$ cat flow/run.sh
#!/bin/bash
# the make line also repeats each setting of config.mk as NAME=value (left out here)
make -C /OpenROAD-flow-scripts/flow DESIGN_CONFIG=/design/flow/config.mk WORK_HOME=/design/flow/orfs CLKGATE_MAP_FILE= finish
$ cat flow/config.mk
export PLATFORM = sky130hd
export DESIGN_NAME = mips
export DESIGN_NICKNAME = mips
export VERILOG_FILES = /design/flow/design.v
export SDC_FILE = /design/flow/constraint.sdc
export NUM_CORES = 4
export LEC_CHECK = 0
export CAP_MARGIN = 20
export CORE_MARGIN = 2
export CORE_UTILIZATION = 58
export PLACE_DENSITY = 0.6
export SLEW_MARGIN = 20
export TNS_END_PERCENT = 5
$ cat flow/constraint.sdc
create_clock -name core_clock -period 4.68 [get_ports {clk}]
set_input_delay 0.9360 -clock core_clock [delete_from_list [all_inputs] [get_ports {clk}]]
set_output_delay 0.9360 -clock core_clock [all_outputs]
set_load 0.01 [all_outputs]
$ cat flow/design.v
`timescale 1ns/1ps
module regfile(input             clk, 
               input             we, 
               input      [4:0]  ra1, ra2, wa, 
               input      [31:0] wd, 
               output reg [31:0] rd1, rd2);
	reg [31:0] R1;
	reg [31:0] R2;
	reg [31:0] R3;
	reg [31:0] R4;
	reg [31:0] R5;
	reg [31:0] R6;
	reg [31:0] R7;
	reg [31:0] R8;
	reg [31:0] R9;
	reg [31:0] R10;
	reg [31:0] R11;
	reg [31:0] R12;
	reg [31:0] R13;
	reg [31:0] R14;
	reg [31:0] R15;
	reg [31:0] R16;
	reg [31:0] R17;
	reg [31:0] R18;
	reg [31:0] R19;
	reg [31:0] R20;
	reg [31:0] R21;
	reg [31:0] R22;
	reg [31:0] R23;
	reg [31:0] R24;
	reg [31:0] R25;
	reg [31:0] R26;
	reg [31:0] R27;
	reg [31:0] R28;
	reg [31:0] R29;
	reg [31:0] R30;
	reg [31:0] R31;
	always @(posedge clk)
	begin
  	 if (we) 
	 begin
   		case (wa[4:0])
   		5'd0:   ;
   		5'd1:   R1  <= wd;
   		5'd2:   R2  <= wd;
   		5'd3:   R3  <= wd;
   		5'd4:   R4  <= wd;
   		5'd5:   R5  <= wd;
   		5'd6:   R6  <= wd;
   		5'd7:   R7  <= wd;
   		5'd8:   R8  <= wd;
   		5'd9:   R9  <= wd;
   		5'd10:  R10 <= wd;
   		5'd11:  R11 <= wd;
   		5'd12:  R12 <= wd;
   		5'd13:  R13 <= wd;
   		5'd14:  R14 <= wd;
   		5'd15:  R15 <= wd;
   		5'd16:  R16 <= wd;
   		5'd17:  R17 <= wd;
   		5'd18:  R18 <= wd;
   		5'd19:  R19 <= wd;
   		5'd20:  R20 <= wd;
   		5'd21:  R21 <= wd;
   		5'd22:  R22 <= wd;
   		5'd23:  R23 <= wd;
   		5'd24:  R24 <= wd;
   		5'd25:  R25 <= wd;
   		5'd26:  R26 <= wd;
   		5'd27:  R27 <= wd;
   		5'd28:  R28 <= wd;
   		5'd29:  R29 <= wd;
   		5'd30:  R30 <= wd;
   		5'd31:  R31 <= wd;
   		endcase
     end
	end
	always @(*)
	begin
		case (ra2[4:0])
		5'd0:   rd2 = 32'b0;
		5'd1:   rd2 = R1;
		5'd2:   rd2 = R2;
		5'd3:   rd2 = R3;
		5'd4:   rd2 = R4;
		5'd5:   rd2 = R5;
		5'd6:   rd2 = R6;
		5'd7:   rd2 = R7;
		5'd8:   rd2 = R8;
		5'd9:   rd2 = R9;
		5'd10:  rd2 = R10;
		5'd11:  rd2 = R11;
		5'd12:  rd2 = R12;
		5'd13:  rd2 = R13;
		5'd14:  rd2 = R14;
		5'd15:  rd2 = R15;
		5'd16:  rd2 = R16;
		5'd17:  rd2 = R17;
		5'd18:  rd2 = R18;
		5'd19:  rd2 = R19;
		5'd20:  rd2 = R20;
		5'd21:  rd2 = R21;
		5'd22:  rd2 = R22;
		5'd23:  rd2 = R23;
		5'd24:  rd2 = R24;
		5'd25:  rd2 = R25;
		5'd26:  rd2 = R26;
		5'd27:  rd2 = R27;
		5'd28:  rd2 = R28;
		5'd29:  rd2 = R29;
		5'd30:  rd2 = R30;
		5'd31:  rd2 = R31;
		endcase
	end
	always @(*)
	begin
		case (ra1[4:0])
		5'd0:   rd1 = 32'b0;
		5'd1:   rd1 = R1;
		5'd2:   rd1 = R2;
		5'd3:   rd1 = R3;
		5'd4:   rd1 = R4;
		5'd5:   rd1 = R5;
		5'd6:   rd1 = R6;
		5'd7:   rd1 = R7;
		5'd8:   rd1 = R8;
		5'd9:   rd1 = R9;
		5'd10:  rd1 = R10;
		5'd11:  rd1 = R11;
		5'd12:  rd1 = R12;
		5'd13:  rd1 = R13;
		5'd14:  rd1 = R14;
		5'd15:  rd1 = R15;
		5'd16:  rd1 = R16;
		5'd17:  rd1 = R17;
		5'd18:  rd1 = R18;
		5'd19:  rd1 = R19;
		5'd20:  rd1 = R20;
		5'd21:  rd1 = R21;
		5'd22:  rd1 = R22;
		5'd23:  rd1 = R23;
		5'd24:  rd1 = R24;
		5'd25:  rd1 = R25;
		5'd26:  rd1 = R26;
		5'd27:  rd1 = R27;
		5'd28:  rd1 = R28;
		5'd29:  rd1 = R29;
		5'd30:  rd1 = R30;
		5'd31:  rd1 = R31;
		endcase
	end
endmodule
module alu(input      [31:0] a, b, 
           input      [2:0]  alucont, 
           output reg [31:0] result,
           output            zero);
  wire [31:0] b2, sum, slt;
  assign b2 = alucont[2] ? ~b:b; 
  assign sum = a + b2 + alucont[2];
  assign slt = sum[31];
  always@(*)
    case(alucont[1:0])
      2'b00: result <= a & b;
      2'b01: result <= a | b;
      2'b10: result <= sum;
      2'b11: result <= slt;
    endcase
  assign zero = (result == 32'b0);
endmodule
module adder(input [31:0] a, b,
             output [31:0] y);
  assign y = a + b;
endmodule
module sl2(input  [31:0] a,
           output [31:0] y);
  assign y = {a[29:0], 2'b00};
endmodule
module sign_zero_ext(input      [15:0] a,
                     input             signext,
                     output reg [31:0] y);
   always @(*)
	begin
	   if (signext)  y <= {{16{a[15]}}, a[15:0]};
	   else          y <= {16'b0, a[15:0]};
	end
endmodule
module shift_left_16(input      [31:0] a,
		               input         shiftl16,
                     output reg [31:0] y);
   always @(*)
	begin
	   if (shiftl16) y = {a[15:0],16'b0};
	   else          y = a[31:0];
	end
endmodule
module flopr #(parameter WIDTH = 8)
              (input                  clk, reset,
               input      [WIDTH-1:0] d, 
               output reg [WIDTH-1:0] q);
  always @(posedge clk, posedge reset)
    if (reset) q <= 0;
    else       q <= d;
endmodule
module flopenr #(parameter WIDTH = 8)
                (input                  clk, reset,
                 input                  en,
                 input      [WIDTH-1:0] d, 
                 output reg [WIDTH-1:0] q);
  always @(posedge clk, posedge reset)
    if      (reset) q <= 0;
    else if (en)    q <= d;
endmodule
module mux2 #(parameter WIDTH = 8)
             (input  [WIDTH-1:0] d0, d1, 
              input              s, 
              output [WIDTH-1:0] y);
  assign y = s ? d1 : d0; 
endmodule
module mux4to1 #(parameter WIDTH = 8)
             (input  [WIDTH-1:0] d0, d1, d2, d3, 
              input        s0,
				  input  		s1,  
              output [WIDTH-1:0] y);
  assign y = s1 ? (s0 ? d3 : d2) : (s0 ? d1 : d0); 
endmodule
`timescale 1ns/1ps
module mips(input         clk, reset,
            output [31:0] pc,
            input  [31:0] instr,
            output        memwrite,
            output [31:0] memaddr,
            output [31:0] memwritedata,
            input  [31:0] memreaddata);
  wire        signext, shiftl16, memtoreg, branch;
  wire        pcsrc, zero;
  wire        alusrc, regdst, regwrite, jump;
  wire [2:0]  alucontrol;
  wire 		  stall;
  wire ID_EX_memtoreg;
  wire [4:0] ID_EX_rs, ID_EX_rt, IF_ID_rs, IF_ID_rt;
  wire EX_MEM_regwrite;   
  wire [1:0] ForwardC, ForwardD;
  wire ForwardA, ForwardB;
  wire [4:0] EX_MEM_writereg, MEM_WB_writereg;
  wire [31:0] IF_ID_instr;
  wire flush;
  controller c(
    .stall     (stall),
	 .flush     (flush),		 
    .clk       (clk),
	 .reset     (reset),		 
    .op         (IF_ID_instr[31:26]), 
		.funct      (IF_ID_instr[5:0]), 
		.zero       (zero),
		.signext    (signext),
		.shiftl16   (shiftl16),
		.MEM_WB_memtoreg   (memtoreg),
		.EX_MEM_memwrite   (memwrite),
		.pcsrc      (pcsrc),
		.ID_EX_alusrc     (alusrc),
		.ID_EX_regdst     (regdst),
		.MEM_WB_regwrite   (regwrite),
		.EX_MEM_regwrite   (EX_MEM_regwrite),
		.ID_EX_jump       (jump),
		.alucontrol (alucontrol),
		.ID_EX_memtoreg  (ID_EX_memtoreg)
		);
  datapath dp(
    .flush      (flush),    
    .stall      (stall),    
    .clk        (clk),
    .reset      (reset),
    .signext    (signext),
    .shiftl16   (shiftl16),
    .memtoreg   (memtoreg),
    .pcsrc      (pcsrc),
    .alusrc     (alusrc),
    .regdst     (regdst),
    .regwrite   (regwrite),
    .jump       (jump),
    .alucontrol (alucontrol),
    .EX_MEM_zero       (zero),   
    .pc         (pc),
    .instr      (instr),
    .EX_MEM_aluout     (memaddr), 
    .EX_MEM_writedata  (memwritedata),
    .readdata   (memreaddata),
	 .IF_ID_instr (IF_ID_instr),
	 .IF_ID_rs   (IF_ID_rs), 
	 .IF_ID_rt   (IF_ID_rt), 
	 .ID_EX_rt   (ID_EX_rt),
	 .ID_EX_rs   (ID_EX_rs),
	 .ForwardA   (ForwardA),
	 .ForwardB   (ForwardB),
	 .ForwardC   (ForwardC),
	 .ForwardD   (ForwardD),
	 .EX_MEM_writereg (EX_MEM_writereg), 
	 .MEM_WB_writereg (MEM_WB_writereg));
	hazard_detection hz (
	.reset      (reset),
	.stall      (stall),
	.ID_EX_memtoreg  (ID_EX_memtoreg),
	.IF_ID_rs   (IF_ID_rs), 
	.IF_ID_rt   (IF_ID_rt), 
	.ID_EX_rt   (ID_EX_rt),
	.flush      (flush),
	.jump       (jump),
	.pcsrc      (pcsrc));
	forwarding_unit fwd (
	.EX_MEM_regwrite  (EX_MEM_regwrite),
	.MEM_WB_regwrite  (regwrite),
	.IF_ID_rs         (IF_ID_rs),
	.IF_ID_rt         (IF_ID_rt),
	.ID_EX_rs         (ID_EX_rs),
	.ID_EX_rt         (ID_EX_rt),
	.EX_MEM_writereg  (EX_MEM_writereg),
	.MEM_WB_writereg  (MEM_WB_writereg),
	.ForwardA         (ForwardA),
	.ForwardB         (ForwardB),
	.ForwardC         (ForwardC),
	.ForwardD         (ForwardD));
endmodule
module forwarding_unit (
						input            EX_MEM_regwrite, MEM_WB_regwrite,
                  input      [4:0] IF_ID_rs, IF_ID_rt, ID_EX_rs, ID_EX_rt, EX_MEM_writereg, MEM_WB_writereg,
                  output reg [1:0] ForwardC, ForwardD,
						output reg ForwardA, ForwardB);
  always @(*) 
  begin
    if (MEM_WB_regwrite & MEM_WB_writereg == IF_ID_rs) 
		ForwardA = 1'b1;
    else 
		ForwardA = 1'b0;
    if (MEM_WB_regwrite & MEM_WB_writereg == IF_ID_rt) 
		ForwardB = 1'b1;
    else 
		ForwardB = 1'b0;
    if (EX_MEM_regwrite & EX_MEM_writereg == ID_EX_rs) 
		ForwardC[1:0] = 2'b01;
    else if (MEM_WB_regwrite & MEM_WB_writereg == ID_EX_rs) 
		ForwardC[1:0] = 2'b10;
    else 
		ForwardC[1:0] = 2'b00;
    if (EX_MEM_regwrite & EX_MEM_writereg == ID_EX_rt) 
		ForwardD[1:0] = 2'b01;
    else if (MEM_WB_regwrite & MEM_WB_writereg == ID_EX_rt) 
		ForwardD[1:0] = 2'b10;
    else 
		ForwardD[1:0] = 2'b00;
  end
endmodule
module hazard_detection (
								input reset,
								input ID_EX_memtoreg,   
								input [4:0] ID_EX_rt,  IF_ID_rs, IF_ID_rt,
								input pcsrc, jump,
								output reg stall, 
								output reg flush
								);
  always @(*) begin
  if (reset == 1)
   stall = 1'b0;
  else if ((ID_EX_memtoreg==1) & (IF_ID_rs == ID_EX_rt))
	stall = 1'b1;
  else if ((ID_EX_memtoreg==1) & (IF_ID_rt == ID_EX_rt))
	stall = 1'b1;
  else 
	stall = 1'b0;
  end
  always @(*) begin
  if (reset == 1)
   flush = 1'b0;
  if (pcsrc | jump)
   flush = 1'b1;
  else
	flush = 1'b0;
  end
endmodule
module controller(  
						input clk, reset, stall, flush,     
						input  [5:0] op, funct,
                  input        zero,
                  output       signext,
                  output       shiftl16,
                  output       MEM_WB_memtoreg, EX_MEM_memwrite,
                  output       pcsrc, ID_EX_alusrc,
                  output       ID_EX_regdst, MEM_WB_regwrite,
                  output       ID_EX_jump,
                  output [2:0] alucontrol,
						output ID_EX_memtoreg,
						output EX_MEM_regwrite
						);
  wire [1:0] aluop;
  wire       branch;
  wire [1:0] hz_aluop;
  wire hz_memtoreg, hz_memwrite, hz_branch, hz_alusrc, hz_regdst, hz_regwrite, hz_jump;
  wire ID_EX_memwrite, ID_EX_branch, ID_EX_regwrite;   
  wire [5:0] ID_EX_funct;
  wire [1:0] ID_EX_aluop;
  wire EX_MEM_memtoreg, EX_MEM_branch;  
  mux2 #(9) hazard (
    .d0 ({memtoreg, memwrite, branch, alusrc, regdst, regwrite, aluop, jump}),
    .d1 (9'b0),
    .s  (stall | flush),
    .y  ({hz_memtoreg, hz_memwrite, hz_branch, hz_alusrc, hz_regdst, hz_regwrite, hz_aluop, hz_jump}));
  flopr #(15) ID_EX (
    .clk (clk),
    .reset (reset),
    .d  ({hz_memtoreg, hz_memwrite, hz_branch, hz_alusrc, hz_regdst, hz_regwrite, hz_aluop, funct, hz_jump}),
    .q  ({ID_EX_memtoreg, ID_EX_memwrite, ID_EX_branch, ID_EX_alusrc, ID_EX_regdst, ID_EX_regwrite, ID_EX_aluop, ID_EX_funct, ID_EX_jump}));
  flopr #(4) EX_MEM (
    .clk (clk),
	 .reset (reset),
	 .d  ({ID_EX_memtoreg, ID_EX_memwrite, ID_EX_branch, ID_EX_regwrite}),
	 .q  ({EX_MEM_memtoreg, EX_MEM_memwrite, EX_MEM_branch, EX_MEM_regwrite}));
  flopr #(2) MEM_WB (
    .clk (clk),
	 .reset (reset),
	 .d  ({EX_MEM_regwrite, EX_MEM_memtoreg}),
	 .q  ({MEM_WB_regwrite, MEM_WB_memtoreg}));
  maindec md(
    .op       (op),
	 .funct	  (funct),    
    .signext  (signext),
    .shiftl16 (shiftl16),
    .memtoreg (memtoreg),
    .memwrite (memwrite),
    .branch   (branch),
    .alusrc   (alusrc),
    .regdst   (regdst),
    .regwrite (regwrite),
    .jump     (jump),
    .aluop    (aluop));
  aludec ad( 
    .op         (op),
    .funct      (ID_EX_funct),
    .aluop      (ID_EX_aluop), 
    .alucontrol (alucontrol));
  assign pcsrc = op[0] ? (EX_MEM_branch & ~zero) : (EX_MEM_branch & zero);  
endmodule
module maindec(input  [5:0] op, funct,   
               output       signext,
               output       shiftl16,
               output       memtoreg, memwrite,
               output       branch, alusrc,
               output       regdst, regwrite,
               output       jump,
               output [1:0] aluop);
  reg [10:0] controls;
  assign {signext, shiftl16, regwrite, regdst, alusrc, branch, memwrite,
          memtoreg, jump, aluop} = controls;
  always @(*)
    case(op)
      6'b000000:
		if (funct == 6'b001000)
			controls <= 11'b00000000100; 
      else if(funct == 6'b000000)
			controls <= 11'b00000000000;  
		else
			controls <= 11'b00110000011;  
      6'b100011: controls <= 11'b10101001000;  
      6'b101011: controls <= 11'b10001010000;  
      6'b000100: controls <= 11'b10000100001;  
		6'b000101: controls <= 11'b10000100001;  
      6'b001000, 
      6'b001001: controls <= 11'b10101000000;  
      6'b001101: controls <= 11'b00101000010;  
      6'b001111: controls <= 11'b01101000000;  
      6'b000010: controls <= 11'b00000000100;  
		6'b000011: controls <= 11'b00100000100;  
		6'b001010: controls <= 11'b10101000011;  
      default:   controls <= 11'b00000000000;  
    endcase
endmodule
module aludec(input      [5:0] funct,
              input      [1:0] aluop,
              output reg [2:0] alucontrol,
				  input      [5:0] op);
  always @(*)
    case(aluop)
      2'b00: alucontrol <= 3'b010;   
      2'b01: alucontrol <= 3'b110;   
      2'b10: alucontrol <= 3'b001;   
		default: case(op)
			 6'b001010: alucontrol <= 3'b111;  
      default: case(funct)           
          6'b100000,
          6'b100001: alucontrol <= 3'b010;  
          6'b100010,
          6'b100011: alucontrol <= 3'b110;  
          6'b100100: alucontrol <= 3'b000;  
          6'b100101: alucontrol <= 3'b001;  
			 6'b101010: alucontrol <= 3'b111;  
          6'b101011: alucontrol <= 3'b111;  
          default:   alucontrol <= 3'b010;  
        endcase
    endcase
    endcase
endmodule
module datapath(input         clk, reset,
                input         signext,
                input         shiftl16,
                input         memtoreg, pcsrc,
                input         alusrc, regdst,
                input         regwrite, jump,
                input  [2:0]  alucontrol,
                output        EX_MEM_zero,
                output [31:0] pc,
                input  [31:0] instr,
                output [31:0] EX_MEM_aluout, EX_MEM_writedata,
                input  [31:0] readdata,
					 output [4:0] IF_ID_rs, IF_ID_rt, ID_EX_rs, ID_EX_rt,
					 input stall, flush,
					 input ForwardA, ForwardB,
					 input [1:0] ForwardC, ForwardD,
					 output [4:0] EX_MEM_writereg, MEM_WB_writereg,
					 output [31:0] IF_ID_instr);
  wire [4:0]  writereg, wa_mux_result;
  wire [31:0] pcnext, pcnextbr, pcplus4, pcbranch;
  wire [31:0] signimm, signimmsh, shiftedimm;
  wire [31:0] srca, srcb;
  wire [31:0] result, jr_pc_result, wd_mux_result;
  wire        shift;
  wire [4:0] ra1_mux_result;
  wire [31:0] MEM_WB_readdata ,MEM_WB_aluout;  
  wire [31:0] aluout;  
  wire [31:0] ID_EX_pcplus4_out;
  wire [31:0] ID_EX_srca, ID_EX_writedata, ID_EX_shiftedimm;
  wire [31:0] IF_ID_pcplus4_out;
  wire [31:0] fwd_srca, fwd_writedata;
  wire [31:0] fwd_srca2, fwd_writedata2;
  wire [4:0]  IF_ID_rd, ID_EX_rd;
  wire [31:0] writedata;
  wire [31:0] pcnext_flush;
  assign IF_ID_rs = IF_ID_instr[25:21];
  assign IF_ID_rt = IF_ID_instr[20:16];
  assign IF_ID_rd = IF_ID_instr[15:11];
  flopenr #(32) pcreg(
    .clk   (clk),
    .reset (reset),
	 .en    (~stall),
    .d     (pcnext_flush),
    .q     (pc));
  adder pcadd1(
    .a (pc),
    .b (32'b100),
    .y (pcplus4));
  sl2 immsh(
    .a (signimm),
    .y (signimmsh));
  adder pcadd2(
    .a (ID_EX_pcplus4_out),
    .b (signimmsh),
    .y (pcbranch));
  mux2 #(32) pcbrmux(
    .d0  (pcplus4),
    .d1  (pcbranch),
    .s   (pcsrc),
    .y   (pcnextbr));
  mux2 #(32) pcmux(
    .d0   (pcnextbr),
    .d1   (jr_pc_result),   
    .s    (~IF_ID_instr[31] & ~IF_ID_instr[30] & ~IF_ID_instr[29] & ~IF_ID_instr[28] & ~IF_ID_instr[27] & ~IF_ID_instr[26] & ~IF_ID_instr[0] & ~IF_ID_instr[1] & ~IF_ID_instr[2] & IF_ID_instr[3] & ~IF_ID_instr[4] & ~IF_ID_instr[5]),
    .y    (pcnext));
   mux2 #(32) pcmux_flush(   
    .d0   (pcplus4),
    .d1   (pcnext),
    .s    (flush),
    .y    (pcnext_flush));
  regfile rf(
    .clk     (clk),
    .we      (regwrite),
    .ra1     (IF_ID_instr[25:21]),
    .ra2     (ra1_mux_result),
    .wa      (wa_mux_result),
    .wd      (wd_mux_result),
    .rd1     (srca),
    .rd2     (writedata));
  mux2 #(5) wrmux(
    .d0  (ID_EX_rt),
    .d1  (ID_EX_rd),
    .s   (regdst),
    .y   (writereg));
  mux2 #(32) resmux(
    .d0 (MEM_WB_aluout),
    .d1 (MEM_WB_readdata),
    .s  (memtoreg),
    .y  (result));
  sign_zero_ext sze(
    .a       (IF_ID_instr[15:0]),
    .signext (signext),
    .y       (signimm[31:0]));
  shift_left_16 sl16(
    .a         (signimm[31:0]),
    .shiftl16  (shiftl16),
    .y         (shiftedimm[31:0]));
  mux2 #(32) srcbmux(
    .d0 (fwd_writedata2),
    .d1 (ID_EX_shiftedimm[31:0]),
    .s  (alusrc),
    .y  (srcb));
  alu alu(
    .a       (fwd_srca2),
    .b       (srcb),
    .alucont (alucontrol),
    .result  (aluout),
    .zero    (zero));
	 mux2 #(32) wd_mux(
    .d0 (result),
    .d1 (IF_ID_pcplus4_out),
    .s  (jump),
    .y  (wd_mux_result));  
	 mux2 #(5) wa_mux(
    .d0 (MEM_WB_writereg),
    .d1 (5'b11111),
    .s  (jump),
    .y  (wa_mux_result));   
	 mux2 #(5) ra1_mux(
    .d0 (IF_ID_instr[20:16]),
    .d1 (5'b11111),
    .s  (~IF_ID_instr[31] & ~IF_ID_instr[30] & ~IF_ID_instr[29] & ~IF_ID_instr[28] & ~IF_ID_instr[27] & ~IF_ID_instr[26] & ~IF_ID_instr[0] & ~IF_ID_instr[1] & ~IF_ID_instr[2] & IF_ID_instr[3] & ~IF_ID_instr[4] & ~IF_ID_instr[5]),  
    .y  (ra1_mux_result));   
	 mux2 #(32) jr_pc_mux(
    .d0 ({pcplus4[31:28], IF_ID_instr[25:0], 2'b00}),
    .d1 (writedata),
    .s  (~IF_ID_instr[31] & ~IF_ID_instr[30] & ~IF_ID_instr[29] & ~IF_ID_instr[28] & ~IF_ID_instr[27] & ~IF_ID_instr[26] & ~IF_ID_instr[0] & ~IF_ID_instr[1] & ~IF_ID_instr[2] & IF_ID_instr[3] & ~IF_ID_instr[4] & ~IF_ID_instr[5]),
    .y  (jr_pc_result));   
	 flopenr #(32) IF_ID(
    .clk   (clk),
    .reset (reset),
    .en    (~stall),
    .d     (flush ? 32'b0 : {instr}),
    .q     ({IF_ID_instr}));
	 flopenr #(32) IF_ID_pcplus4 (   
	 .clk   (clk), 
	 .reset (reset),
	 .en    (~stall),
	 .d     (pcplus4),
	 .q     (IF_ID_pcplus4_out));
	 flopr #(111) ID_EX(    
    .clk   (clk),
    .reset (reset),
    .d     ({fwd_srca, fwd_writedata, shiftedimm, IF_ID_rs, IF_ID_rt, IF_ID_rd}),
    .q     ({ID_EX_srca, ID_EX_writedata, ID_EX_shiftedimm, ID_EX_rs, ID_EX_rt, ID_EX_rd}));
	 flopr #(32) ID_EX_pcplus4 (
	 .clk   (clk), 
	 .reset (reset),
	 .d     (IF_ID_pcplus4_out),
	 .q     (ID_EX_pcplus4_out));
	 flopr #(70) EX_MEM(    
    .clk   (clk),
    .reset (reset),
    .d     ({aluout, fwd_writedata2, writereg, zero}),   
    .q     ({EX_MEM_aluout, EX_MEM_writedata, EX_MEM_writereg, EX_MEM_zero}));
	 flopr #(69) MEM_WB(
    .clk   (clk),
    .reset (reset),
    .d     ({readdata, EX_MEM_aluout, EX_MEM_writereg}),
    .q     ({MEM_WB_readdata, MEM_WB_aluout, MEM_WB_writereg}));
	 mux2 #(32) fwd_before_srca(
    .d0 (srca),
    .d1 (result),
    .s  (ForwardA),
    .y  (fwd_srca));
	 mux2 #(32) fwd_before_writedata(
    .d0 (writedata),
    .d1 (result),
    .s  (ForwardB),
    .y  (fwd_writedata));
	 mux4to1 #(32) fwd_after_srca(
    .d0 (ID_EX_srca),
    .d1 (EX_MEM_aluout),
    .d2 (result),
    .d3 (32'b0),
    .s0 (ForwardC[0]),
	 .s1 (ForwardC[1]),
    .y  (fwd_srca2));
	 mux4to1 #(32) fwd_after_writedata(
    .d0 (ID_EX_writedata),
    .d1 (EX_MEM_aluout),
    .d2 (result),
    .d3 (32'b0),
    .s0 (ForwardD[0]),
	 .s1 (ForwardD[1]),
    .y  (fwd_writedata2));
endmodule
==> results.json, run 1 <==
{
  "dr.pass1.iters": 14,
  "areaGrowthSynthToFinish_pct": 22.43,
  "chipArea_um2": 109700,
  "cp_slowest_cell": "or4_1",
  "slew_headroom": 0.09245,
  "layout.nets": 5627,
  "status": "failed layout checks",
  "r2r-start": "dp.ID_EX.q[9]$_DFF_PP0_",
  "cp.required_ns": 5.38,
  "regArea_um2": 39780,
  "grt_max_degree": 135,
  "rsz0062_at_grt": "yes",
  "ff2ff_path_depth": 24,
  "area_leaders": "edfxtp_1 (48%), dfrtp_1 (16%), a22oi_1 (6.0%)",
  "syn_nets": 4949,
  "clkSinkCount": 1391,
  "hp-start": "c.ID_EX.q[12]$_DFF_PP0_",
  "fin_crit_sh": 1.155,
  "avgSynthCellArea_um2": 12.88,
  "row_count": 120,
  "yosys_cells": 4819,
  "hold_end": "c.EX_MEM.q[1]$_DFF_PP0_",
  "ant_nets": 0,
  "report.final.hold_viol_count": 0,
  "top_logic_kind": "AND-OR/OR-AND gates",
  "core_area_um2": 106600,
  "finalMaxSlewViolations": 0,
  "grtUsageTotal": 0.5330,
  "path_cells": "xnor2_1, nand4_1, a211o_4, buf_12, buf_8, a31oi_4, mux2i_2, buf_4, xor2_1, ha_1, buf_4, a21oi_4, buf_4, o21bai_1, a21oi_2, and3_4, o21a_4, o31ai_2, xnor2_1, o22ai_2, a211o_1, or4_1, nor3_2, o211a_1",
  "worst_slew_pin_slew_ns": 1.358,
  "path_class": "register to register",
  "cp-endpoint": "dp.EX_MEM.q[0]$_DFF_PP0_",
  "max_stage_delay_ns": 0.54,
  "netlist_area_um2": 62070,
  "p_comb_uw": 8600,
  "max_cap_viol_count": 0,
  "internal_power_uw": 24950,
  "pwr-share-comb": 0.239,
  "simple_gate_share": 0.08504,
  "htreeDepth": 4,
  "io_pins": 163,
  "xor_share": 0.02052,
  "seq_cell_power_uw": 16000,
  "grt_antenna_before_repair": 18,
  "drtIter0Drc": 11643,
  "synth_warnings": 23,
  "first_global_vias": 51735,
  "hold_depth": 0,
  "vias": 55219,
  "cp_common_cell": "buf_4",
  "detail_route.vias_per_cell": 7.864,
  "fp_util": 0.5823,
  "synthArstFlopShare": 0.2868,
  "die_h_um": 331.1,
  "setup_ws_ns": -0.7259,
  "worst_setup_path_start_kind": "register",
  "tritoncts": "done",
  "flop_cell": "edfxtp_1",
  "power.net_switching_uw": 11060,
  "end_kind": "register",
  "io_buffers": 162,
  "grt_overflow": 0,
  "top_cell": "edfxtp_1",
  "clockBufferDepth": 3,
  "p_leak_uw": 0.02773,
  "clk_pin_slew_ns": 0.06,
  "crit_start": "dp.ID_EX.q[9]$_DFF_PP0_",
  "ys_area_um2": 62070,
  "mux_share": 0.02479,
  "gp_congestion": 1.046,
  "path_depth": 24,
  "synth_top_area_share": 0.4799,
  "wirelength_mm": 295.0,
  "tns_ns": -1.816,
  "common_cells": "edfxtp_1 (992), a22oi_1 (496), dfrtp_1 (399)",
  "p_per_area_nw_per_um2": 473.9,
  "clk_latency_ns": 0.79,
  "fillers": 7365,
  "edf_count": 992,
  "synth_area_leader_cell": "edfxtp_1",
  "syn_inst": 4819,
  "cp.arrival_ns": 6.11,
  "power_uw": 36010,
  "tool_warnings": 40,
  "final.setup_skew_ns": 0.03257,
  "fin_crit_ns": 5.406,
  "comb_area_um2": 22110,
  "dieWidth_um": 331.1,
  "maxPowerGroup": "registers",
  "wl_per_cell_um": 42.01,
  "hold_path.class": "register to register",
  "ys_types": 89,
  "cts_buffers": 142,
  "ir_drop_v": 0.0004588,
  "clockRootBuffer": "clkbuf_16",
  "violations": "negative setup slack",
  "synth_flops": 1391,
  "grt_pass1_wl_mm": 400.1,
  "crit_fanout": 5,
  "adder_share": 0.01461,
  "worst-path-buf-inv": 5,
  "reg2reg_slack_ns": -0.73,
  "clkPwrFrac": 0.318,
  "finalSetupViolCount": 9,
  "pg_clk_uw": 11500,
  "hold_buffers": 0,
  "max_freq_mhz": 185.0,
  "aoi_share": 0.1880,
  "switching_share": 0.3072,
  "path_delay_family": "AND-OR/OR-AND gates",
  "seqPwrFrac": 0.443,
  "hpwl_mm": 186.1,
  "route.detailed.drc": 0,
  "synth_seq_share": 0.6407,
  "reg2reg_to": "dp.EX_MEM.q[0]$_DFF_PP0_"
}
-- metal layers --
metal	part of all wire	routed length [um]	GRT usage
met4	0.11	33200	0.4266
met3	0.17	51220	0.2707
met1	0.32	93200	0.6256
met2	0.40	116900	0.7327
met5	0.0017	489	0.01783
-- layout make-up --
type	instances	area share
multi-input cells	3017	0.2910
well taps	1403	0.02310
repair buffers	879	0.09848
diodes	16	0.0005268
clock buffers	174	0.04983
clock inverters	76	0.01042
inverters	66	0.003309
flip-flops and latches	1391	0.5234
-- stage by stage --
step	hold slack, ns	util	cells	setup WS, ns	instance area (um^2)
CTS	0.3536	0.7085	6994	-0.4665	75530
global placement	0.3337	0.6585	6695	-0.8056	70200
finish	0.3574	0.7129	7022	-0.7259	76000
detailed placement	0.3402	0.6587	6696	-0.8676	70220
floorplan	0.3312	-	4819	-3.787	62080
global route	0.3745	0.7126	7007	-0.9175	75960
-- repair_timing --
action	in CTS	in global routing
buffers inserted	47	10
gates cloned	1	0
resized	83	57
pin swaps	39	33
endpoints found under the setup margin	11	25
==> inputs of run 2 (changes only) <==
Settings changed: CORE_UTILIZATION 58 to 23, TNS_END_PERCENT 5 to not set.
Clock period 4.68 ns to 8.67 ns, I/O delays scaled along.
==> run 2 against run 1 <==
Compared with the run above:
- non-clock buffer count decreased by 542
- clock-buffer cell count up 5
- clock skew grew 0.017 ns
- via count fell by 5.8%
- synthesized cell count stayed put
- combinational power down 57%
- now clean on timing, DRC and antenna
- area after synthesis stayed put
- first-iteration DRC count fell by 4.2%
- sequential power is 45% lower
- hold slack worse by 0.011 ns
==> results.json, run 2 <==
{
  "cp_common_cell": "a21oi_1",
  "hold_depth": 0,
  "common_cells": "edfxtp_1 (992), a22oi_1 (496), dfrtp_1 (399)",
  "r2r-start": "dp.MEM_WB.q[1]$_DFF_PP0_",
  "ff2ff_path_depth": 21,
  "internal_power_uw": 12970,
  "clkSinkCount": 1391,
  "gp_congestion": 0.9631,
  "max_stage_delay_ns": 0.65,
  "path_class": "register to register",
  "drtIter0Drc": 11152,
  "worst-path-buf-inv": 1,
  "synth_flops": 1391,
  "p_leak_uw": 0.02507,
  "hold_path.class": "register to register",
  "synth_warnings": 23,
  "synth_area_leader_cell": "edfxtp_1",
  "yosys_cells": 4819,
  "clk_pin_slew_ns": 0.06,
  "synthArstFlopShare": 0.2868,
  "grt_max_degree": 151,
  "areaGrowthSynthToFinish_pct": 19.30,
  "area_leaders": "edfxtp_1 (48%), dfrtp_1 (16%), a22oi_1 (6.0%)",
  "p_per_area_nw_per_um2": 254.8,
  "adder_share": 0.01461,
  "xor_share": 0.02052,
  "clockRootBuffer": "clkbuf_16",
  "wl_per_cell_um": 34.60,
  "comb_area_um2": 21770,
  "clockBufferDepth": 3,
  "seq_cell_power_uw": 8730,
  "grt_overflow": 0,
  "whs_ns": 0.3468,
  "row_count": 190,
  "crit_fanout": 41,
  "top_cell": "edfxtp_1",
  "mux_share": 0.02479,
  "edf_count": 992,
  "postCtsSetupRepairBufs": 0,
  "worst_setup_path_start_kind": "register",
  "cp_slowest_cell": "a31oi_1",
  "vias": 52015,
  "tritoncts": "done",
  "pwr-share-comb": 0.197,
  "p_comb_uw": 3710,
  "die_h_um": 523.5,
  "cp-endpoint": "dp.EX_MEM.q[38]$_DFF_PP0_",
  "path_cells": "xnor2_1, nand4_1, a211o_1, buf_4, a31oi_1, a21oi_1, xor2_1, ha_1, a21oi_1, o21bai_1, a21oi_1, o21ai_0, a21oi_1, o21ai_0, a31oi_1, a211oi_1, o41ai_1, nor2_1, o21ai_0, xnor2_1, o22ai_1",
  "reg2reg_to": "dp.EX_MEM.q[38]$_DFF_PP0_",
  "clkPwrFrac": 0.341,
  "fin_crit_sh": 0.7565,
  "path_delay_family": "AND-OR/OR-AND gates",
  "path_depth": 21,
  "hold_buffers": 0,
  "core_area_um2": 268200,
  "cp.required_ns": 9.32,
  "final_util": 0.2761,
  "worst_slew_pin_slew_ns": 1.329,
  "wirelength_mm": 298.6,
  "place_area_um2": 69140,
  "fp_util": 0.2315,
  "switching_share": 0.3127,
  "status": "timing/DRC/antenna clean",
  "top_logic_kind": "AND-OR/OR-AND gates",
  "hp-start": "c.EX_MEM.q[3]$_DFF_PP0_",
  "rsz0062_at_grt": "no",
  "finalSetupViolCount": 0,
  "maxPowerGroup": "registers",
  "design_area_um2": 74050,
  "fin_crit_ns": 6.559,
  "dr.pass1.iters": 14,
  "grtUsageTotal": 0.2094,
  "chipArea_um2": 274100,
  "ys_types": 89,
  "dieWidth_um": 523.5,
  "fillers": 27200,
  "grt_antenna_before_repair": 19,
  "io_pins": 163,
  "finalMaxSlewViolations": 0,
  "ant_nets": 0,
  "avgSynthCellArea_um2": 12.88,
  "synth_seq_share": 0.6407,
  "hpwl_mm": 173.8,
  "netlist_area_um2": 62070,
  "synth_top_area_share": 0.4799,
  "syn_nets": 4949,
  "regArea_um2": 39780,
  "ys_area_um2": 62070,
  "cts_buffers": 142,
  "route.detailed.drc": 0,
  "simple_gate_share": 0.08504,
  "final.setup_skew_ns": 0.04930,
  "htreeDepth": 4,
  "aoi_share": 0.1880,
  "cts_resized": 0,
  "crit_start": "dp.MEM_WB.q[1]$_DFF_PP0_",
  "power.net_switching_uw": 5900,
  "end_kind": "register",
  "grt_pass1_wl_mm": 402.6,
  "detail_route.vias_per_cell": 6.027,
  "max_cap_viol_count": 0,
  "reg2reg_slack_ns": 2.11,
  "seqPwrFrac": 0.463,
  "syn_inst": 4819,
  "hold_end": "c.MEM_WB.q[0]$_DFF_PP0_",
  "slew_headroom": 0.1064,
  "max_freq_mhz": 152.5,
  "ir_drop_v": 0.0002501,
  "cp.arrival_ns": 7.21,
  "report.final.hold_viol_count": 0,
  "layout.nets": 5084,
  "pg_clk_uw": 6430,
  "tool_warnings": 33,
  "io_buffers": 162,
  "first_global_vias": 48903,
  "clk_latency_ns": 0.85,
  "flop_cell": "edfxtp_1"
}
## run 2: through the flow
| step | TNS, ns | std cells | worst slack (ns) | total power [uW] |
|---|---|---|---|---|
| after floorplan | -46.70 | 4819 | -0.5947 | 10420 |
| after global placement | 0 | 8360 | 2.243 | 12300 |
| after detailed placement | 0 | 8361 | 2.159 | 12350 |
| after CTS | 0 | 8619 | 2.127 | 18650 |
| after global routing | 0 | 8623 | 1.812 | 19290 |
| final | 0 | 8630 | 2.112 | 18870 |
## run 2: cell type report
| cell class | count | share of cell area |
|---|---|---|
| diodes | 10 | 0.0003379 |
| clock inverters | 79 | 0.01296 |
| repair buffers | 337 | 0.04025 |
| inverters | 66 | 0.003396 |
| well taps | 3552 | 0.06002 |
| multi-input cells | 3016 | 0.2940 |
| flip-flops and latches | 1391 | 0.5371 |
| clock buffers | 179 | 0.05194 |
## run 2: layer usage
layer	vias to the layer above	track usage	wire length, um
met2	5417	0.2896	116900
met4	27	0.1181	22620
met5	-	0.01455	722
met3	1439	0.1013	53210
met1	25513	0.2629	105200
li1	19619	-	-
==> inputs of run 3 (changes only) <==
Settings changed: CAP_MARGIN 20 to 10, CELL_PAD_IN_SITES_DETAIL_PLACEMENT set to 1, CORE_MARGIN 2 to 3, CORE_UTILIZATION 23 to 41, HOLD_SLACK_MARGIN set to 0.0, PLACE_DENSITY 0.6 to not set, SETUP_SLACK_MARGIN set to 1.11.
Clock period 8.67 ns to 7.36 ns, I/O delays scaled along.
==> run 3 against run 2 <==
Compared with the run above:
- wire length grew 3.3%
- hold slack improved by 0.0020 ns
- still clean
- clock skew fell by 0.0050 ns
- combinational power increased by 18%
- clock-buffer cell count rose by 17
- flip-flop count did not move
- synthesized cell count unchanged
- area after synthesis did not move
- sequential power rose by about 20%
==> results.json, run 3 <==
{
  "status": "timing/DRC/antenna clean",
  "fp_util": 0.4135,
  "areaGrowthSynthToFinish_pct": 17.01,
  "grt_antenna_before_repair": 22,
  "hpwl_mm": 182.7,
  "clkPwrFrac": 0.353,
  "dpl_worst_slack_ns": 1.072,
  "crit_fanout": 17,
  "max_freq_mhz": 159.5,
  "maxPowerGroup": "registers",
  "path_depth": 14,
  "seqPwrFrac": 0.453,
  "aoi_share": 0.1880,
  "grt_pass1_wl_mm": 418.1,
  "clk_latency_ns": 0.82,
  "synth_flops": 1391,
  "xor_share": 0.02052,
  "synth_warnings": 23,
  "seq_cell_power_uw": 10200,
  "final.setup_skew_ns": 0.04431,
  "gp_congestion": 0.9775,
  "crit_start": "dp.IF_ID.q[0]$_DFFE_PP0N_",
  "worst_setup_path_start_kind": "register",
  "chipArea_um2": 156100,
  "end_kind": "register",
  "clockRootBuffer": "clkbuf_16",
  "die_h_um": 395.1,
  "max_stage_delay_ns": 0.82,
  "worst_slew_pin_slew_ns": 1.286,
  "p_per_area_nw_per_um2": 311.2,
  "hold_path.class": "register to register",
  "final_util": 0.4838,
  "p_leak_uw": 0.02538,
  "switching_share": 0.3083,
  "htreeDepth": 4,
  "hold_end": "c.EX_MEM.q[2]$_DFF_PP0_",
  "pg_clk_uw": 7990,
  "adder_share": 0.01461,
  "synth_top_area_share": 0.4799,
  "tns_ns": 0,
  "wirelength_mm": 308.5,
  "fin_crit_sh": 0.8517,
  "clk_pin_slew_ns": 0.06,
  "rsz0062_at_grt": "yes",
  "io_buffers": 162,
  "ys_area_um2": 62070,
  "path_delay_family": "simple AND/OR/NAND/NOR gates",
  "setup_ws_ns": 1.092,
  "top_cell": "edfxtp_1",
  "reg2reg_to": "dp.pcreg.q[24]$_DFFE_PP0N_",
  "place_inst": 6848,
  "internal_power_uw": 15630,
  "wl_per_cell_um": 43.14,
  "power.net_switching_uw": 6970,
  "stdcell_count": 7150,
  "drtIter0Drc": 10184,
  "layout.nets": 5121,
  "cp.required_ns": 8.01,
  "avgSynthCellArea_um2": 12.88,
  "cts_buffers": 150,
  "io_pins": 163,
  "hp-start": "c.ID_EX.q[13]$_DFF_PP0_",
  "simple_gate_share": 0.08504,
  "clkSinkCount": 1391,
  "yosys_cells": 4819,
  "ant_nets": 0,
  "reg2reg_slack_ns": 1.09,
  "slew_headroom": 0.1348,
  "power_uw": 22600,
  "fillers": 15090,
  "ys_types": 89,
  "detail_route.vias_per_cell": 7.388,
  "ir_drop_v": 0.0002530,
  "ff2ff_path_depth": 14,
  "report.final.hold_viol_count": 0,
  "synth_seq_share": 0.6407,
  "tritoncts": "done",
  "syn_nets": 4949,
  "tool_warnings": 35,
  "grt_overflow": 0,
  "path_cells": "or4_1, nor2_1, and3_1, buf_4, nor3_2, buf_4, buf_4, a22o_1, a221oi_1, nand3_1, nor3_1, nand4_1, o21ai_0, a21oi_1",
  "worst-path-buf-inv": 3,
  "vias": 52826,
  "area_leaders": "edfxtp_1 (48%), dfrtp_1 (16%), a22oi_1 (6.0%)",
  "cp-endpoint": "dp.pcreg.q[24]$_DFFE_PP0N_",
  "cp.arrival_ns": 6.92,
  "cp_slowest_cell": "nand4_1",
  "pwr-share-comb": 0.194,
  "grtUsageTotal": 0.3834,
  "dr.pass1.iters": 9,
  "p_comb_uw": 4390,
  "row_count": 142,
  "path_class": "register to register",
  "core_area_um2": 150100,
  "mux_share": 0.02479,
  "finalMaxSlewViolations": 0,
  "first_global_vias": 51657,
  "synthArstFlopShare": 0.2868,
  "grt_max_degree": 168,
  "synth_area_leader_cell": "edfxtp_1",
  "clockBufferDepth": 3,
  "common_cells": "edfxtp_1 (992), a22oi_1 (496), dfrtp_1 (399)",
  "fin_crit_ns": 6.268,
  "hold_depth": 0,
  "syn_inst": 4819,
  "r2r-start": "dp.IF_ID.q[0]$_DFFE_PP0N_",
  "finalSetupViolCount": 0,
  "flop_cell": "edfxtp_1",
  "dieWidth_um": 395.1,
  "max_cap_viol_count": 0,
  "cp_common_cell": "buf_4",
  "edf_count": 992,
  "netlist_area_um2": 62070,
  "route.detailed.drc": 0,
  "top_logic_kind": "AND-OR/OR-AND gates"
}
-- run 3: per-stage QoR --
step,hold slack (ns),cell area [um^2]
after floorplan,0.3312,62270
after global placement,0.3332,67270
after detailed placement,0.3387,67280
after CTS,0.3515,72450
after global routing,0.3631,72600
final,0.3487,72630
-- run 3: area by class of cell --
class,count,area (um^2),area share
flip-flops and latches,1391,39780,0.5476
multi-input cells,3017,21710,0.2989
clock buffers,196,4204,0.05788
repair buffers,365,3174,0.04370
well taps,2016,2522,0.03473
clock inverters,82,954.7,0.01314
inverters,66,251.5,0.003463
diodes,17,42.54,0.0005857
-- run 3: repair_timing --
action	4_1_cts	5_1_grt
endpoints found under the setup margin	1	4
endpoints found under the hold margin	0	0
cloned	0	1
pin swaps	0	2
setup buffers	0	5
gates resized	2	4
hold buffers	0	0
-- run 3: layer usage --
metal  vias to the layer above  global-route usage  share of wire
met5                         -                   0        0.00059
met2                      5318              0.5395           0.41
met1                     26225              0.4685           0.34
met4                        24              0.2604          0.091
li1                      19698                   -              -
met3                      1561              0.1763           0.16
==> inputs of run 4 (changes only) <==
Settings changed: ABC_AREA set to 0, CAP_MARGIN 10 to 20, CELL_PAD_IN_SITES_DETAIL_PLACEMENT 1 to 2, CELL_PAD_IN_SITES_GLOBAL_PLACEMENT set to 2, CORE_ASPECT_RATIO set to 0.82, CORE_MARGIN 3 to 2, CORE_UTILIZATION 41 to 23, CTS_CLUSTER_SIZE set to 16, GPL_TIMING_DRIVEN set to 0, HOLD_SLACK_MARGIN 0.0 to 0.07, MAX_ROUTING_LAYER set to met4, PLACE_DENSITY set to 0.73, SETUP_SLACK_MARGIN 1.11 to not set, TNS_END_PERCENT set to 50.
Clock period 7.36 ns to 7.0 ns, I/O delays scaled along.
==> run 4 against run 3 <==
Compared with the run above:
- global-route usage down 6.0 points
- die area up 76%
- the layout now fails its checks (negative setup slack)
- largest power group unchanged
- largest cell class unchanged
- power up 13%
- clock power up 13%
==> results.json, run 4 <==
{
  "ir_drop_v": 0.0002676,
  "ys_area_um2": 62070,
  "route.detailed.drc": 0,
  "p_per_area_nw_per_um2": 312.6,
  "crit_start": "dp.IF_ID.q[0]$_DFFE_PP0N_",
  "wl_met1_mm": 165.8,
  "core_area_um2": 268100,
  "synth_seq_share": 0.6407,
  "row_count": 172,
  "reg2reg_to": "dp.pcreg.q[15]$_DFFE_PP0N_",
  "r2r-start": "dp.IF_ID.q[0]$_DFFE_PP0N_",
  "cp-endpoint": "dp.pcreg.q[15]$_DFFE_PP0N_",
  "cts_buffers": 162,
  "clkSinkCount": 1391,
  "power.net_switching_uw": 8388,
  "common_cells": "edfxtp_1 (992), a22oi_1 (496), dfrtp_1 (399)",
  "clk_latency_ns": 0.86,
  "fillers": 28176,
  "cp.required_ns": 7.68,
  "pg_clk_uw": 9050,
  "edf_count": 992,
  "die_h_um": 474.4,
  "synth_flops": 1391,
  "adder_share": 0.01461,
  "violations": "negative setup slack",
  "maxPowerGroup": "registers",
  "grtUsageTotal": 0.3235,
  "switching_share": 0.3290,
  "path_depth": 14,
  "gp_congestion": 1.048,
  "htreeDepth": 4,
  "areaGrowthSynthToFinish_pct": 31.39,
  "top_cell": "edfxtp_1",
  "mux_share": 0.02479,
  "netlist_area_um2": 62070,
  "io_pins": 163,
  "clkPwrFrac": 0.355,
  "p_comb_uw": 5690,
  "yosys_cells": 4819,
  "wirelength_mm": 441.8,
  "area_leaders": "edfxtp_1 (48%), dfrtp_1 (16%), a22oi_1 (6.0%)",
  "fin_crit_sh": 1.017,
  "dr.pass1.iters": 9,
  "worst_slew_pin_slew_ns": 1.372,
  "setup_ws_ns": -0.1195,
  "avgSynthCellArea_um2": 12.88,
  "clockBufferDepth": 3,
  "hold_end": "c.EX_MEM.q[2]$_DFF_PP0_",
  "grt_pass1_wl_mm": 570.0,
  "synth_area_leader_cell": "edfxtp_1",
  "simple_gate_share": 0.08504,
  "aoi_share": 0.1880,
  "status": "failed layout checks",
  "max_cap_viol_count": 0,
  "p_leak_uw": 0.02849,
  "report.final.hold_viol_count": 0,
  "worst_setup_path_start_kind": "register",
  "wl_met3_mm": 72.70,
  "io_buffers": 162,
  "comb_area_um2": 21670,
  "syn_nets": 4949,
  "max_freq_mhz": 140.5,
  "ff2ff_path_depth": 14,
  "chipArea_um2": 274100,
  "worst-path-buf-inv": 3,
  "synthArstFlopShare": 0.2868,
  "path_delay_family": "simple AND/OR/NAND/NOR gates",
  "path_cells": "or4_1, nor2_1, nand3_1, nand3b_1, nor2_2, clkbuf_2, clkbuf_2, a222oi_1, nand4_1, nor3_2, buf_4, o21ai_0, a21oi_1, a21oi_1",
  "top_logic_kind": "AND-OR/OR-AND gates",
  "regArea_um2": 39770,
  "power_uw": 25500,
  "tritoncts": "done",
  "crit_fanout": 10,
  "clk_pin_slew_ns": 0.06,
  "reg2reg_slack_ns": -0.12,
  "end_kind": "register",
  "hp-start": "c.ID_EX.q[13]$_DFF_PP0_",
  "routed-wl-met2_mm": 167.6,
  "seqPwrFrac": 0.422,
  "pwr-share-comb": 0.223,
  "seq_cell_power_uw": 10800,
  "detail_route.vias_per_cell": 6.460,
  "vias": 60019,
  "final.setup_skew_ns": 0.05518,
  "internal_power_uw": 17110,
  "clockRootBuffer": "clkbuf_16",
  "synth_top_area_share": 0.4799,
  "tns_ns": -0.3865,
  "hold_depth": 0,
  "flop_cell": "edfxtp_1",
  "tool_warnings": 33,
  "hold_path.class": "register to register",
  "wl_per_cell_um": 47.56,
  "first_global_vias": 56356,
  "grt_overflow": 0,
  "syn_inst": 4819,
  "hpwl_mm": 327.8,
  "path_class": "register to register",
  "fp_util": 0.2315,
  "highest_layer": "met4",
  "synth_warnings": 23,
  "rsz0062_at_grt": "yes",
  "xor_share": 0.02052,
  "finalMaxSlewViolations": 0,
  "fin_crit_ns": 7.120,
  "ys_types": 89,
  "cp_slowest_cell": "clkbuf_2",
  "grt_max_degree": 37,
  "max_stage_delay_ns": 0.73,
  "layout.nets": 5556,
  "cp.arrival_ns": 7.80,
  "dieWidth_um": 577.7,
  "slew_headroom": 0.08165,
  "grt_antenna_before_repair": 98,
  "ant_nets": 0,
  "drtIter0Drc": 12944,
  "finalSetupViolCount": 6
}
run 4: cell type report:
type,count,area share
clock buffer,205,0.05380
multi-input combinational,3016,0.2657
tap,3567,0.05472
antenna,162,0.004971
inverter,66,0.003084
timing repair buffer,449,0.09639
clock inverter,95,0.01336
buffer,340,0.02033
sequential,1391,0.4877
run 4: through the flow:
stage | setup WS [ns] | area (um^2) | utilization | hold WS [ns] | cells
after floorplan | -2.195 | 62080 | - | 0.3312 | 4819
after global placement | -8.103 | 68160 | 0.2542 | 0.3374 | 8548
after detailed placement | -1.967 | 75350 | 0.2810 | 0.3411 | 8826
after CTS | 0.01144 | 81020 | 0.3021 | 0.3544 | 9126
after global routing | -0.1197 | 81460 | 0.3038 | 0.3675 | 9251
final | -0.1195 | 81560 | 0.3042 | 0.3531 | 9291
run 4: what timing repair did:
| item | in CTS | in global routing |
|---|---|---|
| buffers inserted | 4 | 2 |
| hold buffers | 0 | 0 |
| pin swaps | 2 | 3 |
| setup endpoints to repair | 16 | 4 |
| gates resized | 52 | 24 |
run 4: metal layers:
layer  vias to the layer above  global-route usage
li1                      20822                   -
met1                     31353              0.3998
met3                      1704              0.1635
met4                         0              0.2018
met2                      6140              0.4093
met5                         -                   -
==> inputs of run 5 (changes only) <==
Settings changed: ABC_AREA 0 to not set, CAP_MARGIN 20 to 35, CELL_PAD_IN_SITES_GLOBAL_PLACEMENT 2 to 3, CORE_ASPECT_RATIO 0.82 to not set, CORE_MARGIN 2 to 10, CORE_UTILIZATION 23 to 37, CTS_CLUSTER_SIZE 16 to 12, GPL_TIMING_DRIVEN 0 to 1, HOLD_SLACK_MARGIN 0.07 to not set, PLACE_DENSITY 0.73 to not set, PLACE_DENSITY_LB_ADDON set to 0.16, SETUP_SLACK_MARGIN set to 0.13, TNS_END_PERCENT 50 to not set.
Clock period 7.0 ns to 4.72 ns, I/O delays scaled along.
==> run 5 against run 4 <==
Compared with the run above:
- still fails the layout checks on negative setup slack
- global-route usage rose by 6.6 points
- power rose by 48%
- cell count fell by 15%
- final area fell by 3.1%
- critical path type unchanged
- combinational power rose by 64%
- clock power rose by 38%
- hold slack improved by 0.0088 ns
- clock skew rose by 0.020 ns
==> results.json, run 5 <==
{
  "hold_end": "c.EX_MEM.q[2]$_DFF_PP0_",
  "mux_share": 0.02479,
  "power.net_switching_uw": 12280,
  "htreeDepth": 4,
  "adder_share": 0.01461,
  "synth_warnings": 23,
  "yosys_cells": 4819,
  "tool_warnings": 38,
  "fin_crit_ns": 5.409,
  "p_leak_uw": 0.02857,
  "clk_latency_ns": 0.87,
  "seq_cell_power_uw": 15900,
  "final_util": 0.4730,
  "vias": 55140,
  "worst_slew_pin_slew_ns": 1.074,
  "fillers": 16134,
  "ys_area_um2": 62070,
  "dr.pass1.iters": 8,
  "synth_top_area_share": 0.4799,
  "syn_inst": 4819,
  "xor_share": 0.02052,
  "r2r-start": "dp.EX_MEM.q[3]$_DFF_PP0_",
  "areaGrowthSynthToFinish_pct": 27.27,
  "finalMaxSlewViolations": 0,
  "finalSetupViolCount": 4,
  "internal_power_uw": 25530,
  "max_cap_viol_count": 0,
  "p_comb_uw": 9360,
  "rsz0062_at_grt": "yes",
  "synthArstFlopShare": 0.2868,
  "cp.arrival_ns": 6.15,
  "pg_clk_uw": 12500,
  "first_global_vias": 56138,
  "clockBufferDepth": 3,
  "report.final.hold_viol_count": 0,
  "io_pins": 163,
  "reg2reg_to": "dp.EX_MEM.q[0]$_DFF_PP0_",
  "reg2reg_slack_ns": -0.69,
  "ys_types": 89,
  "netlist_area_um2": 62070,
  "hold_path.class": "register to register",
  "io_buffers": 162,
  "path_cells": "xnor2_2, nand4_1, buf_4, nor2_4, nand2_1, and3_1, a21oi_2, mux2i_2, xor2_1, ha_1, a21oi_2, a21oi_2, o31ai_2, nand2b_1, a21oi_2, xor2_1, o22ai_2, or4_4, or4b_4, nor4_4, nand4bb_1, nor3_4, o211a_1",
  "top_logic_kind": "AND-OR/OR-AND gates",
  "synth_flops": 1391,
  "cts_buffers": 161,
  "gp_congestion": 0.9636,
  "hp-start": "c.ID_EX.q[13]$_DFF_PP0_",
  "layout.nets": 5678,
  "area_leaders": "edfxtp_1 (48%), dfrtp_1 (16%), a22oi_1 (6.0%)",
  "final.setup_skew_ns": 0.07548,
  "wl_per_cell_um": 45.96,
  "cp_slowest_cell": "or4_4",
  "route.detailed.drc": 0,
  "ant_nets": 0,
  "tns_ns": -1.426,
  "synth_seq_share": 0.6407,
  "cp-endpoint": "dp.EX_MEM.q[0]$_DFF_PP0_",
  "dieWidth_um": 429.6,
  "seqPwrFrac": 0.421,
  "hpwl_mm": 246.5,
  "grt_pass1_wl_mm": 488.9,
  "synth_area_leader_cell": "edfxtp_1",
  "maxPowerGroup": "registers",
  "grt_antenna_before_repair": 15,
  "common_cells": "edfxtp_1 (992), a22oi_1 (496), dfrtp_1 (399)",
  "path_depth": 23,
  "path_class": "register to register",
  "aoi_share": 0.1880,
  "end_kind": "register",
  "power_uw": 37800,
  "switching_share": 0.3248,
  "cp.required_ns": 5.46,
  "cp_common_cell": "a21oi_2",
  "setup_ws_ns": -0.6887,
  "grt_max_degree": 134,
  "grt_overflow": 0,
  "slew_headroom": 0.2843,
  "status": "failed layout checks",
  "core_area_um2": 167000,
  "clkPwrFrac": 0.332,
  "p_per_area_nw_per_um2": 478.5,
  "grtUsageTotal": 0.3896,
  "clk_pin_slew_ns": 0.06,
  "clockRootBuffer": "clkbuf_16",
  "crit_start": "dp.EX_MEM.q[3]$_DFF_PP0_",
  "violations": "negative setup slack",
  "edf_count": 992,
  "hold_buffers": 0,
  "hold_depth": 0,
  "fin_crit_sh": 1.146,
  "path_delay_family": "simple AND/OR/NAND/NOR gates",
  "fp_util": 0.3716,
  "syn_nets": 4949,
  "tritoncts": "done",
  "worst-path-buf-inv": 1,
  "row_count": 150,
  "ff2ff_path_depth": 23,
  "max_stage_delay_ns": 0.54,
  "max_freq_mhz": 184.9,
  "worst_setup_path_start_kind": "register",
  "drtIter0Drc": 9186,
  "detail_route.vias_per_cell": 6.986,
  "top_cell": "edfxtp_1",
  "die_h_um": 429.6,
  "crit_fanout": 5,
  "simple_gate_share": 0.08504,
  "flop_cell": "edfxtp_1",
  "ir_drop_v": 0.0004581,
  "pwr-share-comb": 0.248,
  "wirelength_mm": 362.7,
  "clkSinkCount": 1391,
  "chipArea_um2": 184500,
  "avgSynthCellArea_um2": 12.88
}
run 5: per-stage QoR:
stage | cells | setup WS (ns) | instance area (um^2) | hold slack, ns
floorplan | 4819 | -3.755 | 62380 | 0.3312
detailed placement | 7533 | -0.8573 | 72500 | 0.3458
CTS | 7841 | -0.5936 | 78000 | 0.3634
global placement | 7493 | -0.7278 | 71630 | 0.3351
finish | 7893 | -0.6887 | 79000 | 0.3619
global route | 7889 | -0.9208 | 78990 | 0.3722
run 5: final cells by class:
| type | instances | area (um^2) | area share |
|---|---|---|---|
| Inverter | 66 | 251.5 | 0.003183 |
| Timing Repair Buffer | 912 | 8698 | 0.1101 |
| Multi-Input combinational cell | 3016 | 22330 | 0.2827 |
| Clock inverter | 80 | 822.0 | 0.01041 |
| Antenna cell | 13 | 32.53 | 0.0004118 |
| Tap cell | 2204 | 2758 | 0.03491 |
| Sequential cell | 1391 | 39790 | 0.5036 |
| Clock buffer | 211 | 4319 | 0.05467 |
run 5: timing repair:
action | CTS | global route
gates resized | 51 | 99
buffers inserted | 17 | 27
endpoints found under the setup margin | 35 | 39
endpoints found under the hold margin | 0 | 0
pin swaps | 27 | 52
run 5: metal layers:
layer | track usage | share of wire
met5 | - | 0
met4 | 0.2462 | 0.082
met3 | 0.1012 | 0.12
met2 | 0.5821 | 0.44
met1 | 0.4688 | 0.36
==> inputs of run 6 (changes only) <==
Settings changed: CAP_MARGIN 35 to 20, CELL_PAD_IN_SITES_DETAIL_PLACEMENT 2 to not set, CELL_PAD_IN_SITES_GLOBAL_PLACEMENT 3 to not set, CORE_MARGIN 10 to 2, CORE_UTILIZATION 37 to 57, CTS_CLUSTER_DIAMETER set to 372, CTS_CLUSTER_SIZE 12 to not set, GPL_TIMING_DRIVEN 1 to not set, MAX_ROUTING_LAYER met4 to not set, PLACE_DENSITY set to 0.6, PLACE_DENSITY_LB_ADDON 0.16 to not set, SETUP_SLACK_MARGIN 0.13 to not set.
Clock period 4.72 ns to 3.7 ns, I/O delays scaled along.
==> run 6 against run 5 <==
Compared with the run above:
- still fails the layout checks on negative setup slack
- highest routed layer is now met5
- setup slack got worse by 0.94 ns
- area after synthesis stayed put
- final area up 6.8%
- power is 28% higher
- wire length down 13%
- fmax increased by 1.5%
- first-iteration DRC count grew 36%
==> results.json, run 6 <==
{
  "clk_pin_slew_ns": 0.06,
  "fp_util": 0.5726,
  "drtIter0Drc": 12452,
  "synth_area_leader_cell": "edfxtp_1",
  "slew_headroom": 0.05601,
  "cp_common_cell": "buf_4",
  "finalSetupViolCount": 75,
  "clk_latency_ns": 0.82,
  "worst_setup_path_start_kind": "register",
  "clkPwrFrac": 0.314,
  "simple_gate_share": 0.08504,
  "path_class": "register to register",
  "final.setup_skew_ns": 0.04084,
  "netlist_area_um2": 62070,
  "reg2reg_to": "dp.EX_MEM.q[7]$_DFF_PP0_",
  "seq_cell_power_uw": 20100,
  "switching_share": 0.3102,
  "layout.nets": 6186,
  "wl_per_cell_um": 41.47,
  "clkSinkCount": 1391,
  "top_cell": "edfxtp_1",
  "aoi_share": 0.1880,
  "max_freq_mhz": 187.7,
  "grtUsageTotal": 0.5505,
  "hold_buffers": 0,
  "seqPwrFrac": 0.416,
  "syn_nets": 4949,
  "p_comb_uw": 13100,
  "die_h_um": 334,
  "p_leak_uw": 0.03169,
  "adder_share": 0.01461,
  "dpl_worst_slack_ns": -1.625,
  "flop_cell": "edfxtp_1",
  "synth_top_area_share": 0.4799,
  "ant_nets": 0,
  "crit_start": "dp.ID_EX.q[9]$_DFF_PP0_",
  "io_pins": 163,
  "grt_overflow": 0,
  "rsz0062_at_grt": "yes",
  "maxPowerGroup": "registers",
  "detail_route.vias_per_cell": 7.750,
  "cp-endpoint": "dp.EX_MEM.q[7]$_DFF_PP0_",
  "end_kind": "register",
  "hold_path.class": "register to register",
  "synth_flops": 1391,
  "avgSynthCellArea_um2": 12.88,
  "hp-start": "c.ID_EX.q[12]$_DFF_PP0_",
  "status": "failed layout checks",
  "ys_area_um2": 62070,
  "row_count": 121,
  "whs_ns": 0.3481,
  "edf_count": 992,
  "synth_warnings": 23,
  "hold_depth": 0,
  "max_stage_delay_ns": 0.42,
  "io_buffers": 162,
  "report.final.hold_viol_count": 0,
  "hpwl_mm": 198.5,
  "wirelength_mm": 315.3,
  "setup_ws_ns": -1.626,
  "pwr-share-comb": 0.271,
  "areaGrowthSynthToFinish_pct": 35.87,
  "power.net_switching_uw": 14970,
  "clockBufferDepth": 3,
  "first_global_vias": 54796,
  "path_delay_family": "buffers and inverters",
  "cts_buffers": 143,
  "dieWidth_um": 334,
  "cp_slowest_cell": "dfrtp_1",
  "internal_power_uw": 33290,
  "p_per_area_nw_per_um2": 572.3,
  "reg2reg_slack_ns": -1.63,
  "core_area_um2": 108400,
  "fin_crit_ns": 5.326,
  "yosys_cells": 4819,
  "clockRootBuffer": "clkbuf_16",
  "worst-path-buf-inv": 33,
  "synth_seq_share": 0.6407,
  "synthArstFlopShare": 0.2868,
  "top_logic_kind": "AND-OR/OR-AND gates",
  "htreeDepth": 4,
  "grt_pass1_wl_mm": 423.1,
  "area_leaders": "edfxtp_1 (48%), dfrtp_1 (16%), a22oi_1 (6.0%)",
  "grt_max_degree": 127,
  "tool_warnings": 42,
  "pg_clk_uw": 15100,
  "worst_slew_pin_slew_ns": 1.405,
  "fillers": 6636,
  "mux_share": 0.02479,
  "r2r-start": "dp.ID_EX.q[9]$_DFF_PP0_",
  "grt_antenna_before_repair": 18,
  "vias": 58932,
  "crit_fanout": 4,
  "ff2ff_path_depth": 37,
  "violations": "negative setup slack",
  "max_cap_viol_count": 0,
  "syn_inst": 4819,
  "hold_end": "c.EX_MEM.q[1]$_DFF_PP0_",
  "dr.pass1.iters": 12,
  "xor_share": 0.02052,
  "ys_types": 89,
  "ir_drop_v": 0.0006474,
  "gp_congestion": 1.054,
  "route.detailed.drc": 0,
  "cp.arrival_ns": 6.01,
  "finalMaxSlewViolations": 0,
  "common_cells": "edfxtp_1 (992), a22oi_1 (496), dfrtp_1 (399)",
  "tritoncts": "done",
  "cp.required_ns": 4.39,
  "fin_crit_sh": 1.440,
  "path_depth": 37,
  "chipArea_um2": 111600
}
==> run 6: cell type report <==
class / instances / area, um^2 / share of cell area
flip-flops and latches: 1391 / 39780 / 0.4716
multi-input cells: 3022 / 24080 / 0.2855
repair buffers: 1432 / 13550 / 0.1607
clock buffers: 192 / 3994 / 0.04735
well taps: 1414 / 1769 / 0.02098
clock inverters: 72 / 880.8 / 0.01044
inverters: 66 / 251.5 / 0.002982
diodes: 15 / 37.54 / 0.0004451
==> run 6: routing by layer <==
| layer | up-vias | share of wire | GRT usage | wire [um] |
|---|---|---|---|---|
| li1 | 21895 | - | - | - |
| met1 | 28005 | 0.31 | 0.6441 | 97260 |
| met2 | 6597 | 0.39 | 0.7528 | 124100 |
| met3 | 2401 | 0.18 | 0.2700 | 55550 |
| met4 | 34 | 0.12 | 0.4670 | 37840 |
| met5 | - | 0.0017 | 0.02822 | 522 |
==> run 6: timing repair <==
item | CTS | global route
gates cloned | 6 | 3
endpoints found under the setup margin | 91 | 86
pin swaps | 160 | 255
buffers inserted | 221 | 105
resized | 313 | 334
==> run 6: stage by stage <==
step / util / instance area, um^2 / TNS [ns] / total power, uW / std cells
after floorplan: - / 62560 / -1439.02 / 24550 / 4819
after global placement: 0.6796 / 73660 / -50.90 / 31000 / 7020
after detailed placement: 0.6805 / 73760 / -36.85 / 31080 / 7024
after CTS: 0.7544 / 81780 / -17.48 / 46770 / 7493
after global routing: 0.7777 / 84300 / -32.66 / 49100 / 7590
final: 0.7780 / 84340 / -27.40 / 48270 / 7604
Power is estimated from default activity; no workload was simulated.
